## rotational_cordic
module rotational_cordic (
  output logic data_out_rot,
  output logic [15:0] xprime,
  output logic [15:0] yprime,
  input logic [15:0] x,
  input logic [15:0] y,
  input logic [15:0] theta,
  input logic clk, reset, start
);
parameter logic [255:0] rot_lut = {
	16'd12868,	 
	16'd7596,	 
	16'd4014,	 
	16'd2037,	 
	16'd1023,	 
	16'd512,	 
	16'd256,	 
	16'd128,	 
	16'd64,		 
	16'd32,		 
	16'd16,		 
	16'd8,		 
	16'd4,		 
	16'd2,		 
	16'd1,		 
	16'd0		 
};
parameter k = 0.607252935;
parameter int k_scaled = 9949;	 
parameter stages = 16;
parameter n = 16;
logic signed [n:0] r_x[stages], r_y[stages];
logic signed [15:0] r_theta[stages];
logic r_data_out[stages];
assign r_x[0] = {x[15], x};
assign r_y[0] = {y[15], y};
assign r_theta[0] = theta;
assign r_data_out[0] = start;
logic signed [n:0] x_out[stages], y_out[stages];
logic signed [15:0] theta_out[stages];
assign data_out_rot = r_data_out[stages - 1];
logic signed [n:0] x_prime, y_prime;
assign x_prime = x_out[stages - 1] * k_scaled /  (1 << 14);
assign y_prime = y_out[stages - 1] * k_scaled /  (1 << 14);
assign xprime = {x_prime[n], x_prime[n - 2:0]};
  ...
Size: roughly 750 flip-flops, about 84 I/O pins.
Settings: LEC_CHECK=0, ABC_AREA=1, CAP_MARGIN=40, CELL_PAD_IN_SITES_GLOBAL_PLACEMENT=1, CORE_ASPECT_RATIO=1.48, CORE_MARGIN=2, CORE_UTILIZATION=38, CTS_CLUSTER_SIZE=59, GPL_ROUTABILITY_DRIVEN=0, HOLD_SLACK_MARGIN=0.13, MIN_ROUTING_LAYER=met1, PLACE_DENSITY_LB_ADDON=0.07, SETUP_SLACK_MARGIN=0.24, SLEW_MARGIN=25, TNS_END_PERCENT=80; clock period 13.0 ns.
run.sh (not shown) runs the stock make flow with config.mk's settings and CLKGATE_MAP_FILE=.
The first run completed with no timing, DRC or antenna violations.
Change:
ABC_AREA = unset   (was 1)
CAP_MARGIN = 20   (was 40)
CELL_PAD_IN_SITES_GLOBAL_PLACEMENT = unset   (was 1)
CORE_ASPECT_RATIO = unset   (was 1.48)
CORE_UTILIZATION = 33   (was 38)
CTS_CLUSTER_SIZE = unset   (was 59)
GPL_ROUTABILITY_DRIVEN = unset   (was 0)
HOLD_SLACK_MARGIN = unset   (was 0.13)
MIN_ROUTING_LAYER = unset   (was met1)
PLACE_DENSITY_LB_ADDON = unset   (was 0.07)
SETUP_SLACK_MARGIN = unset   (was 0.24)
SLEW_MARGIN = 20   (was 25)
TNS_END_PERCENT = unset   (was 80)
clock period = 16.1 ns   (was 13.0 ns; I/O delays follow)
Result: Count of clock-buffer cells in the layout grows by 2; routed wire length shrinks by 24%.
Change:
CORE_UTILIZATION = 68   (was 33)
CTS_CLUSTER_SIZE = 96   (was unset)
TNS_END_PERCENT = 35   (was unset)
clock period = 4.34 ns   (was 16.1 ns; I/O delays follow)
After rerunning: This time the run ran to the end with violations: setup timing; hold slack degrades by 0.034 ns; critical path depth rises by 2; via count goes up by a little under a tenth; non-clock buffer count rises by 592; utilization is higher by 43 points.

---

## job 7815
Starting RTL as in the previous note.
Settings: LEC_CHECK=0, CAP_MARGIN=20, CORE_MARGIN=2, CORE_UTILIZATION=72, CTS_CLUSTER_DIAMETER=36, CTS_CLUSTER_SIZE=19, PLACE_DENSITY_LB_ADDON=0.28, SETUP_SLACK_MARGIN=-0.96, SLEW_MARGIN=20; clock period 11.1 ns.
What the final checks of job 7815 revealed, after a flow that finished every stage, was a layout that fails on setup timing.
> inputs changed (job 7815 -> job 7536)
- CORE_UTILIZATION changed from 72 to 16
- SETUP_SLACK_MARGIN changed from -0.96 to 1.03
- MIN_ROUTING_LAYER newly set to met2
- CTS_CLUSTER_SIZE changed from 19 to 56
- HOLD_SLACK_MARGIN newly set to 0.11
- CTS_CLUSTER_DIAMETER removed (was 36)
- CELL_PAD_IN_SITES_GLOBAL_PLACEMENT newly set to 2
- the clock period (ns, I/O delays scaled along) changed from 11.1 to 12.6
--- outcome ---
Job 7536: no failed stages, no open violations at the end
Looking at startpoint of the worst setup timing path, the r_theta[15][15] result is from job 7536; the r_y[15][16] one comes from job 7815.
Against job 7815, job 7536 comes in about 17% higher on placed wire-length estimate after detailed placement.
Job 7536 vs job 7815, post-route standard cell area excluding fillers went up by 0.0049 mm².
Routed wire in job 7536 totals more than in job 7815.
Job 7536 against job 7815: critical path depth -2.4%; sequential cell area in the final layout ~0 delta; area fraction of clock buffers and clock inverters -1.0 points; number of global-route vias before repair +about 50%; via count +about 30%.
In job 7536, the signed area change from the synthesized netlist to the final layout came out 7.3 points above the value in job 7815.
First-pass GRT wire length (job 7536 over job 7815): increase, about 10%
## Diff of input files: job 1681 against job 7536
- MIN_ROUTING_LAYER: met2 -> unset
- PLACE_DENSITY_LB_ADDON: 0.28 -> unset
- CORE_UTILIZATION: 16 -> 40
- HOLD_SLACK_MARGIN: 0.11 -> unset
- SETUP_SLACK_MARGIN: 1.03 -> unset
- CTS_CLUSTER_SIZE: 56 -> unset
- CELL_PAD_IN_SITES_GLOBAL_PLACEMENT: 2 -> unset
- the clock period (ns, I/O delays scaled along): 12.6 -> 13.0
--- outcome ---
Job 7536 | status: complete | timing, DRC, antenna: pass
Job 1681 finished every stage and its layout cleared the timing, design-rule and antenna checks.
Job 1681 against job 7536: final cell count fell by 3455, count of clock-net buffers in the final layout fell by 21%, first-pass iteration count of the detailed router fell by 2.
Job 7536 → job 1681: final worst setup slack went up 0.080 ns; placement-stage cell area went down 0.0048 mm².
Taking job 7536 as the reference, in job 1681 number of global-route vias before repair fell 32500; wire length went down.
Setup changes, job 1681 to job 5317
- an added CTS_CLUSTER_SIZE of 22
- an added SETUP_SLACK_MARGIN of 1.84
- a change of CORE_UTILIZATION from 40 to 72
- an added CTS_CLUSTER_DIAMETER of 209
- an added HOLD_SLACK_MARGIN of -0.07
- an added ABC_AREA of 1
- a change of the clock period (ns, I/O delays scaled along) from 13.0 to 7.06
==> comparison <==
- What the final checks of job 5317 revealed, after a flow that finished every stage, was a layout that fails on setup timing.
- [compare] base=job 1681 new=job 5317: worst endpoint data arrival time shows a reduction of 1.41 ns; area share of fa/ha/maj cells after synthesis saw a decrease.
- Max global-route wire length before repair across job 5317 and job 1681: job 5317
- Job 5317 ended with less number of placement rows than job 1681.
